// top
module top(
  input  logic         clk,
  input  logic         rst_n,
  input  logic [31:0]  a, b, c, d, e,  
  output logic [63:0]  y  
);
logic [63:0] mul1_reg, mul2_reg;    
logic [63:0] mul3_reg;             
logic [63:0] sum1_reg;             
logic [63:0] sum2_reg;             
logic [63:0] final_result_reg;    
always_ff @(posedge clk or negedge rst_n) begin
  if (!rst_n) begin
    mul1_reg <= '0;
    mul2_reg <= '0;
  end else begin
    mul1_reg <= a * b;    
    mul2_reg <= c * d;    
  end
end
always_ff @(posedge clk or negedge rst_n) begin
  if (!rst_n) begin
    mul3_reg <= '0;
  end else begin
    mul3_reg <= mul1_reg[31:0] * e;  
  end
end
always_ff @(posedge clk or negedge rst_n) begin
  if (!rst_n) begin
    sum1_reg <= '0;
  end else begin
    sum1_reg <= mul1_reg + mul2_reg;
  end
end
always_ff @(posedge clk or negedge rst_n) begin
  if (!rst_n) begin
    sum2_reg <= '0;
  end else begin
    sum2_reg <= sum1_reg + mul3_reg;
  end
end
always_ff @(posedge clk or negedge rst_n) begin
  if (!rst_n) begin
    final_result_reg <= '0;
  end else begin
    if (|a)  
      final_result_reg <= sum2_reg + sum1_reg;
    else
      final_result_reg <= sum2_reg - mul2_reg;
  end
end
(* IOB="TRUE" *)
  ...
Size: roughly 13,000 cells after synthesis, about 450 flip-flops, about 230 I/O pins, ~0.12 mm2 of cells after synthesis.
make LEC_CHECK=0 ABC_AREA=0 CAP_MARGIN=20 CORE_MARGIN=7 CORE_UTILIZATION=66 CTS_CLUSTER_DIAMETER=218 SLEW_MARGIN=15 TNS_END_PERCENT=30 finish   # period 14.4 ns
run.sh (not shown) runs the stock make flow with config.mk's settings and CLKGATE_MAP_FILE=.
Rerun with:
==> flow/config.mk (replaced) <==
export PLATFORM = sky130hd
export DESIGN_NAME = top
export DESIGN_NICKNAME = top
export VERILOG_FILES = /design/flow/design.v
export SDC_FILE = /design/flow/constraint.sdc
export NUM_CORES = 4
export LEC_CHECK = 0
export CAP_MARGIN = 20
export CORE_MARGIN = 2
export CORE_UTILIZATION = 72
export PLACE_DENSITY_LB_ADDON = 0.01
export SLEW_MARGIN = 20
==> flow/constraint.sdc (replaced) <==
create_clock -name core_clock -period 8.52 [get_ports {clk}]
set_input_delay 1.7040 -clock core_clock [delete_from_list [all_inputs] [get_ports {clk}]]
set_output_delay 1.7040 -clock core_clock [all_outputs]
set_load 0.01 [all_outputs]
Result:
- The new run finished but fails on negative setup slack
- clock-buffer cell count came out higher by 3
- routed wire length came out higher by roughly a tenth
- die area came out lower by roughly a tenth
- critical path depth came out higher by 1
- register-to-register slack got worse by 5500 ps
Rerun with:
--- a/flow/config.mk
+++ b/flow/config.mk
@@ -10,2 +10 @@
-export CORE_UTILIZATION = 72
-export PLACE_DENSITY_LB_ADDON = 0.01
+export CORE_UTILIZATION = 45
==> flow/constraint.sdc (replaced) <==
create_clock -name core_clock -period 11.0 [get_ports {clk}]
set_input_delay 2.2000 -clock core_clock [delete_from_list [all_inputs] [get_ports {clk}]]
set_output_delay 2.2000 -clock core_clock [all_outputs]
set_load 0.01 [all_outputs]
What happened:
- The new run ran to the end with no violations
- area after synthesis is unchanged
- sequential cell count does not change
- worst hold slack gets worse by 21 ps
- die area rises by 59%
- via count falls by 14%
- core utilization falls by 35 points
- design area falls by 7.1%
- first-iteration DRC count falls by 48%
- global-route usage falls by 20 points
- clock-buffer cell count falls by 5
- synthesized cell count does not change

* * *

top again, from the RTL that the note above started with.
Settings: LEC_CHECK=0, ABC_AREA=1, CAP_MARGIN=20, CORE_MARGIN=2, CORE_UTILIZATION=72, CTS_CLUSTER_DIAMETER=332, CTS_CLUSTER_SIZE=98, PLACE_DENSITY=0.41, SETUP_SLACK_MARGIN=1.86, SLEW_MARGIN=20, TNS_END_PERCENT=10; clock period 6.3 ns.
The starting point ended with an error in clock tree synthesis, error DPL-0033.
Change:
ABC_AREA = not set   (was 1)
CORE_UTILIZATION = 37   (was 72)
CTS_CLUSTER_DIAMETER = not set   (was 332)
CTS_CLUSTER_SIZE = not set   (was 98)
PLACE_DENSITY = not set   (was 0.41)
SETUP_SLACK_MARGIN = not set   (was 1.86)
TNS_END_PERCENT = not set   (was 10)
clock period = 10.2 ns   (was 6.3 ns; I/O delays follow)
Effect:
- Now the flow passed the timing, DRC and antenna checks
- synthesized cell count shrinks by about 27%
- die size rises by about 80%
- area after synthesis goes down by about 8%
Change:
CORE_UTILIZATION = 45   (was 37)
Worst setup slack improves by 0.10 ns.
Die size drops by about a fifth.
Synthesized cell count is unchanged.
Non-clock buffer count falls by 56.
Design area drops slightly.
Change:
CORE_UTILIZATION = 72   (was 45)
PLACE_DENSITY_LB_ADDON = 0.24   (was not set)
clock period = 8.68 ns   (was 10.2 ns; I/O delays follow)
With this change the flow completed, yet does not pass: setup timing.
Routed wire length climbs by about 18%.
Setup slack loses 0.98 ns.
Die size drops by 37%.
Utilization climbs by 34 points.
Global-route usage climbs by 19 points.
Design area climbs by about 6%.
Register-to-register slack loses 1.3 ns.
Sequential cell count is unchanged.
Change:
CORE_UTILIZATION = 39   (was 72)
PLACE_DENSITY_LB_ADDON = not set   (was 0.24)
clock period = 16.2 ns   (was 8.68 ns; I/O delays follow)
=> With this change the flow completed without violations; cell count went up by a few percent; hold slack is worse by 0.014 ns; core utilization falls by 42 points; global-route usage fell by 21 points; register-to-register slack gets better by 7.0 ns; worst setup slack improves by 5.0 ns; via count is lower by roughly a tenth; die size rose by well over a third; clock-buffer cell count fell by 2.

* * *

The RTL this note starts from:
==> flow/design.v <==
module top(
  input  logic         clk,
  input  logic         rst_n,
  input  logic [31:0]  a, b, c, d, e,  
  output logic [63:0]  y  
);
logic [63:0] mul1_reg, mul2_reg;    
logic [63:0] mul3_reg;             
logic [63:0] sum1_reg;             
logic [63:0] sum2_reg;             
logic [63:0] final_result_reg;    
always_ff @(posedge clk or negedge rst_n) begin
  if (!rst_n) begin
    mul1_reg <= '0;
    mul2_reg <= '0;
  end else begin
    mul1_reg <= a * b;    
    mul2_reg <= c * d;    
  end
end
always_ff @(posedge clk or negedge rst_n) begin
  if (!rst_n) begin
    mul3_reg <= '0;
  end else begin
    mul3_reg <= mul1_reg[31:0] * e;  
  end
end
always_ff @(posedge clk or negedge rst_n) begin
  if (!rst_n) begin
    sum1_reg <= '0;
  end else begin
    sum1_reg <= mul1_reg + mul2_reg;
  end
end
always_ff @(posedge clk or negedge rst_n) begin
  if (!rst_n) begin
    sum2_reg <= '0;
  end else begin
    sum2_reg <= sum1_reg + mul3_reg;
  end
end
always_ff @(posedge clk or negedge rst_n) begin
  if (!rst_n) begin
    final_result_reg <= '0;
  end else begin
    if (|a)  
      final_result_reg <= sum2_reg + sum1_reg;
    else
      final_result_reg <= sum2_reg - mul2_reg;
  end
end
(* IOB="TRUE" *)
always_ff @(posedge clk or negedge rst_n) begin
  if (!rst_n) begin
    y <= '0;
  end else begin
    y <= final_result_reg;
  end
end
endmodule
export LEC_CHECK = 0
export CAP_MARGIN = 30
export CELL_PAD_IN_SITES_DETAIL_PLACEMENT = 1
export CORE_ASPECT_RATIO = 1.12
export CORE_MARGIN = 2
export CORE_UTILIZATION = 45
export CTS_CLUSTER_DIAMETER = 141
export GPL_ROUTABILITY_DRIVEN = 1
export MIN_ROUTING_LAYER = met2
export PLACE_DENSITY_LB_ADDON = 0.25
export SLEW_MARGIN = 15
create_clock -name core_clock -period 9.93 [get_ports {clk}]
Change:
- CAP_MARGIN: 30 -> 20
- CELL_PAD_IN_SITES_DETAIL_PLACEMENT: 1 -> unset
- CORE_ASPECT_RATIO: 1.12 -> 0.5
- CTS_CLUSTER_DIAMETER: 141 -> unset
- CTS_CLUSTER_SIZE: unset -> 10
- GPL_ROUTABILITY_DRIVEN: 1 -> unset
- MIN_ROUTING_LAYER: met2 -> unset
- PLACE_DENSITY_LB_ADDON: 0.25 -> unset
- SLEW_MARGIN: 15 -> 20
- clock period: 9.93 -> 11.0 ns (I/O delays scaled with it)
The changed run finished with timing, DRC and antenna clean.
Hold slack gets worse by 25 ps.
Change:
- CORE_ASPECT_RATIO: 0.5 -> unset
- CORE_UTILIZATION: 45 -> 58
- CTS_CLUSTER_SIZE: 10 -> unset
- SETUP_SLACK_MARGIN: unset -> 2.07
- clock period: 11.0 -> 8.09 ns (I/O delays scaled with it)
This time the run reached the layout checks and failed them: setup timing.
Design area came out higher by about a fifth.
Synthesized area is unchanged.
Routed wire length came out higher by roughly a tenth.
Worst setup slack got worse by 1000 ps.
Change:
- CAP_MARGIN: 20 -> 15
- CORE_UTILIZATION: 58 -> 72
- SETUP_SLACK_MARGIN: 2.07 -> unset
- clock period: 8.09 -> 7.68 ns (I/O delays scaled with it)
After rerunning: The new run never finished: it broke off in global routing on ODB-0269. Die size went down by 19%. Area after synthesis stays the same. Synthesized cell count stays the same.
Change:
- CAP_MARGIN: 15 -> 20
- MAX_ROUTING_LAYER: unset -> met4
- PLACE_DENSITY_LB_ADDON: unset -> 0.01
- SETUP_SLACK_MARGIN: unset -> 2.38
- TNS_END_PERCENT: unset -> 40
- clock period: 7.68 -> 8.52 ns (I/O delays scaled with it)
Outcome:
- The new run died in global routing on GRT-0232
- synthesized cell count is unchanged
- die size does not change
- synthesized area is unchanged
Change:
- CORE_UTILIZATION: 72 -> 40
- PLACE_DENSITY: unset -> 0.47
- PLACE_DENSITY_LB_ADDON: 0.01 -> unset
- SETUP_SLACK_MARGIN: 2.38 -> unset
- SLEW_MARGIN: 20 -> 40
- TNS_END_PERCENT: 40 -> unset
- clock period: 8.52 -> 11.0 ns (I/O delays scaled with it)
Now the flow produced a clean layout.
Die size increases by about 80%.
Synthesized area stays the same.
Synthesized cell count does not change.

* * *

== run A ==
// top: RTL as listed in full above, without the edits since
clock: 11.0 ns
lec_check: 0
abc_area: 1
cap_margin: 20
core_aspect_ratio: 1.29
core_margin: 2
core_utilization: 56
cts_cluster_diameter: 62
gpl_routability_driven: 0
hold_slack_margin: 0.17
max_routing_layer: met4
place_density: 0.47
slew_margin: 40
Run A ran to completion and came out clean on the timing, DRC and antenna checks.
### run A -> run B
Settings: a deleted GPL_ROUTABILITY_DRIVEN that had been 0; a deleted HOLD_SLACK_MARGIN that had been 0.17; a change of CORE_UTILIZATION from 56 to 66; a deleted PLACE_DENSITY that had been 0.47; a deleted ABC_AREA that had been 1; a deleted CTS_CLUSTER_DIAMETER that had been 62; a deleted CORE_ASPECT_RATIO that had been 1.29; a change of SLEW_MARGIN from 40 to 20; a deleted MAX_ROUTING_LAYER that had been met4; a change of the clock period (ns, I/O delays scaled along) from 11.0 to 8.88.
### Flow results
Worst setup slack: lower on run B. Taking run A as the reference, in run B data arrival time at the worst-slack endpoint decreased 0.76 ns, area after synthesis went down 8.2%. Cmp run B vs run A: core utilization higher in run B. Run B vs. run A: worst hold slack now sits lower, depth of the CTS H-tree now sits at about the same level.
What run C does differently from run B at the input level:
Settings: an added TNS_END_PERCENT of 45; an added ABC_AREA of 0; an added CTS_CLUSTER_DIAMETER of 256; a change of SLEW_MARGIN from 20 to 15; a change of the clock period (ns, I/O delays scaled along) from 8.88 to 14.4.
- [run C vs run B] count of clock-buffer cells in the layout: higher in run C
- Diff run B -> run C | final hold slack | increase of 0.027 ns
- Any difference in yosys stat cell total between run B and run C is small enough to ignore.
- Setup slack came out higher on run C than on run B.
